job 7975:
==> flow/design.v <==
`timescale 1ns / 1ps
module decoder(
    input [1:0] in,
    output reg [3:0] out
    );
    always @(*) begin
        case(in)
            2'b00: out = 4'b1000;
            2'b01: out = 4'b0100;
            2'b10: out = 4'b0010;
            2'b11: out = 4'b0001;
        endcase
    end
endmodule
`timescale 1ns / 1ps
module ARITHMATIC_UNIT #(parameter width = 16)(
    input [width - 1:0] A,
    input [width - 1:0] B,
    input [1:0] ALU_FUN,
    input clk,rst,
    input Arith_Enable,
    output reg [width - 1:0] Arith_OUT,
    output reg Carry_OUT,
    output reg Arith_Flag
    );
    always@(posedge clk or negedge rst) begin
        if (!rst) begin
            Arith_OUT <= 0;
            Arith_Flag <= 0;
            Carry_OUT <= 0;        
        end
        else if (Arith_Enable) begin
            Arith_OUT <= 0;
            Carry_OUT <= 0;
            Arith_Flag <= 1;
            case (ALU_FUN)
                2'b00:
                begin
                    {Carry_OUT,Arith_OUT} <= A+B;
                end
                2'b01:
                begin
                    {Carry_OUT,Arith_OUT} <= A-B;
                end
                2'b10:
                begin
                    {Carry_OUT,Arith_OUT} <= A*B;
                end                
                2'b11:
                begin
                    {Carry_OUT,Arith_OUT} <= (B == 0) ? {1'b0, {width{1'b1}}} : A/B;
                end                
            endcase
        end
        else begin
            Arith_OUT <= 0;
            Arith_Flag <= 0;
            Carry_OUT <= 0;            
        end
    end
endmodule
`timescale 1ns / 1ps
module Logic_Unit #(parameter width = 16)(
    input [width - 1:0] A,
    input [width - 1:0] B,
    input [1:0] ALU_FUN,
    input clk,rst,
    input Logic_Enable,
    output reg [width - 1:0] Logic_OUT,
    output reg Logic_Flag
    );
 always@(posedge clk or negedge rst) begin
        if (!rst) begin
            Logic_OUT <= 0;
            Logic_Flag <= 0;
        end
        else if (Logic_Enable) begin
            Logic_OUT <= 0;
            Logic_Flag <= 1;
            case (ALU_FUN)
                2'b00:
                begin
                    Logic_OUT <= A&B;
                end
                2'b01:
                begin
                    Logic_OUT <= A|B;
                end
                2'b10:
                begin
                    Logic_OUT <= ~(A&B);
                end                
                2'b11:
                begin
                    Logic_OUT <= ~(A|B);
                end                
            endcase
        end
        else begin
            Logic_OUT <= 0;
            Logic_Flag <= 0;
        end
    end
endmodule
`timescale 1ns / 1ps
module CMP_Unit #(parameter width = 16)(
    input [width - 1:0] A,
    input [width - 1:0] B,
    input [1:0] ALU_FUN,
    input clk,rst,
    input CMP_Enable,
    output reg [width - 1:0] CMP_OUT,
    output reg CMP_Flag
    );
always@(posedge clk or negedge rst) begin
        if (!rst) begin
            CMP_OUT <= 0;
            CMP_Flag <= 0;
        end
        else if (CMP_Enable) begin
            CMP_OUT <= 0;
            CMP_Flag <= 1;
            case (ALU_FUN)
                2'b00:
                begin
                    CMP_OUT <= 0;
                end
                2'b01:
                begin
                    CMP_OUT <= (A==B);
                end
                2'b10:
                begin
                    CMP_OUT <= (A>B)? 2:0;
                end                
                2'b11:
                begin
                    CMP_OUT <= (A<B)? 3:0;
                end                
            endcase
        end
        else begin
            CMP_OUT <= 0;
            CMP_Flag <= 0;
        end
    end
endmodule
`timescale 1ns / 1ps
module Shift_Unit #(parameter width = 16)(
    input [width - 1:0] A,
    input [width - 1:0] B,
    input [1:0] ALU_FUN,
    input clk,rst,
    input Shift_Enable,
    output reg [width - 1:0] Shift_OUT,
    output reg Shift_Flag
    );
always@(posedge clk or negedge rst) begin
        if (!rst) begin
            Shift_OUT <= 0;
            Shift_Flag <= 0;
        end
        else if (Shift_Enable) begin
            Shift_OUT <= 0;
            Shift_Flag <= 1;
            case (ALU_FUN)
                2'b00:
                begin
                    Shift_OUT <= A>>1;
                end
                2'b01:
                begin
                    Shift_OUT <= A<<1;
                end
                2'b10:
                begin
                    Shift_OUT <= B>>1;
                end                
                2'b11:
                begin
                    Shift_OUT <= B<<1;
                end                
            endcase
        end
        else begin
            Shift_OUT <= 0;
            Shift_Flag <= 0;
        end
    end
endmodule
`timescale 1ns / 1ps
module ALU_TOP #(parameter width = 16)(
    input [width - 1:0] A,
    input [width - 1:0] B,
    input [3:0] ALU_FUN,
    input clk,rst,
    output  [width - 1:0] Arith_OUT,
    output  Carry_OUT,
    output  Arith_Flag,
    output  [width - 1:0] Logic_OUT,
    output  Logic_Flag,
    output  [width - 1:0] CMP_OUT,
    output  CMP_Flag,
    output  [width - 1:0] Shift_OUT,
    output  Shift_Flag
    );
wire [3:0] enables;
decoder d0 (ALU_FUN[3:2],enables);
ARITHMATIC_UNIT #(width) d1 (A,B,ALU_FUN[1:0],clk,rst,enables[3],Arith_OUT,Carry_OUT,Arith_Flag);
Logic_Unit #(width) d2 (A,B,ALU_FUN[1:0],clk,rst,enables[2],Logic_OUT,Logic_Flag);
CMP_Unit #(width) d3 (A,B,ALU_FUN[1:0],clk,rst,enables[1],CMP_OUT,CMP_Flag);
Shift_Unit #(width) d4 (A,B,ALU_FUN[1:0],clk,rst,enables[0],Shift_OUT,Shift_Flag);
endmodule
clock: 57.9 ns
lec_check: 0
cap_margin: 25
cell_pad_in_sites_detail_placement: 1
cell_pad_in_sites_global_placement: 0
core_margin: 2
core_utilization: 55
cts_cluster_diameter: 313
gpl_timing_driven: 0
min_routing_layer: met2
place_density_lb_addon: 0.14
slew_margin: 10
tns_end_percent: 80
run.sh (not shown) runs the stock make flow with config.mk's settings and CLKGATE_MAP_FILE=.
Status: job 7975 FAILED at global routing (tool error)
#### Input delta (job 1471 over job 7975)
- clearing GPL_TIMING_DRIVEN, which used to be 0
- swapping 10 for 20 in SLEW_MARGIN
- clearing CTS_CLUSTER_DIAMETER, which used to be 313
- swapping 25 for 5 in CAP_MARGIN
- clearing MIN_ROUTING_LAYER, which used to be met2
- clearing CELL_PAD_IN_SITES_DETAIL_PLACEMENT, which used to be 1
- swapping 80 for 30 in TNS_END_PERCENT
### Flow results
Job 1471 reached the final stage; the timing, DRC and antenna checks on its layout passed. Chip area from the yosys synthesis statistics: job 7975 vs job 1471 identical. Between job 1471 and job 7975, the maximum count of clock buffers along a single path does not differ in any meaningful way. From job 1471 to job 7975, die size did not move at all. Compared job 7975 against job 1471; number of cells upsized or downsized after cts within noise. Compared with job 7975, in job 1471 worst slack at placement has increased, core box area has remained practically unchanged, synthesized cell count has remained practically unchanged, post-detailed-placement half-perimeter wirelength has decreased. Job 7975 → job 1471: routability-driven placement congestion ratio shrank by 0.096; cell count after placement shrank by about 3%.
Edits applied to the flow inputs when going from job 1471 to job 9708:
- clearing TNS_END_PERCENT, which used to be 30
- clearing CELL_PAD_IN_SITES_GLOBAL_PLACEMENT, which used to be 0
- swapping 5 for 20 in CAP_MARGIN
- clearing PLACE_DENSITY_LB_ADDON, which used to be 0.14
- swapping 55 for 68 in CORE_UTILIZATION
- swapping 57.9 for 16.8 in the clock period (ns, I/O delays scaled along)
--- outcome ---
Standard cell core area down about 20% in job 9708 wrt job 1471
Job 1471 -> job 9708: synthesized cell count delta 0, exact match
Job 9708 never completed, since it errored out during clock tree synthesis.
Job 9708 -> job 1471: count of flip-flops with a built-in enable after synthesis delta 0, exact match
Lower global placement routability congestion goes to job 1471 over job 9708.

---

Setup of exp/harbor:
Starts from the design.v that is shown in full above.
Settings: LEC_CHECK=0, CAP_MARGIN=25, CELL_PAD_IN_SITES_DETAIL_PLACEMENT=1, CELL_PAD_IN_SITES_GLOBAL_PLACEMENT=0, CORE_MARGIN=2, CORE_UTILIZATION=55, CTS_CLUSTER_DIAMETER=344, GPL_ROUTABILITY_DRIVEN=0, GPL_TIMING_DRIVEN=0, MIN_ROUTING_LAYER=met2, PLACE_DENSITY_LB_ADDON=0.14, SETUP_SLACK_MARGIN=-2.0, SLEW_MARGIN=10, TNS_END_PERCENT=80; clock period 57.9 ns.
exp/harbor did not finish; the tool stopped in 5_1_grt with error GRT-0116.
Input-level comparison between exp/garnet and exp/harbor:
Settings: clearing CELL_PAD_IN_SITES_GLOBAL_PLACEMENT, which used to be 0; clearing TNS_END_PERCENT, which used to be 80; clearing PLACE_DENSITY_LB_ADDON, which used to be 0.14; clearing GPL_ROUTABILITY_DRIVEN, which used to be 0; swapping 25 for 20 in CAP_MARGIN; clearing GPL_TIMING_DRIVEN, which used to be 0; clearing CTS_CLUSTER_DIAMETER, which used to be 344; clearing CELL_PAD_IN_SITES_DETAIL_PLACEMENT, which used to be 1; clearing SETUP_SLACK_MARGIN, which used to be -2.0; clearing MIN_ROUTING_LAYER, which used to be met2; swapping 10 for 20 in SLEW_MARGIN; swapping 55 for 40 in CORE_UTILIZATION; swapping 57.9 for 33.0 in the clock period (ns, I/O delays scaled along).
==> results <==
- exp/harbor | ERROR | 5_1_grt
- Every stage of the flow completed for exp/garnet, and the final layout passed the timing, DRC and antenna checks.
- Total placed cells including tap cells, exp/harbor and exp/garnet, higher one = exp/garnet.
- Count of port buffers added during placement: exp/garnet > exp/harbor
- Going from exp/harbor to exp/garnet, core region area higher; worst setup slack after placement lower.
- Initial cell density of the core was lower in exp/garnet than in exp/harbor.
- Post-placement cell area in exp/garnet is 3.9% above exp/harbor.
- Lower die size was reported by exp/harbor, not exp/garnet.
- Post-CTS resize count (lower): exp/harbor
- Number of rows created at floorplan (exp/harbor / exp/garnet): 0.851
--- input diff exp/garnet..exp/pepper ---
Settings: changing CORE_UTILIZATION from 40 to 20; changing the clock period (ns, I/O delays scaled along) from 33.0 to 32.5.
## What came out
exp/pepper: done, clean on timing, DRC and antenna
The placer's final routability congestion estimate on exp/garnet is in line with that on exp/pepper.
Diff exp/garnet -> exp/pepper: tap cell count grew by 528, clock transition at the registers of the reported paths held steady, distinct cell type count after synthesis held steady.
exp/pepper falls short of exp/garnet in design area.
Power: exp/pepper draws more than exp/garnet
Run comparison: exp/pepper top routing layer in use met5; exp/garnet top routing layer in use met4
Going from exp/garnet to exp/pepper, the combinational fraction of the cell area was found to have gone down by 3.7 points.
Non-clock buffer count went up by more than 10% going from exp/garnet to exp/pepper.
Taking exp/garnet as the reference, in exp/pepper maximum fanout encountered on the critical timing path went up 9, chip area estimate from yosys synthesis comparable, net switching component of the power shows an increase of 0.021 mW.
Power is estimated from default activity; no workload was simulated.
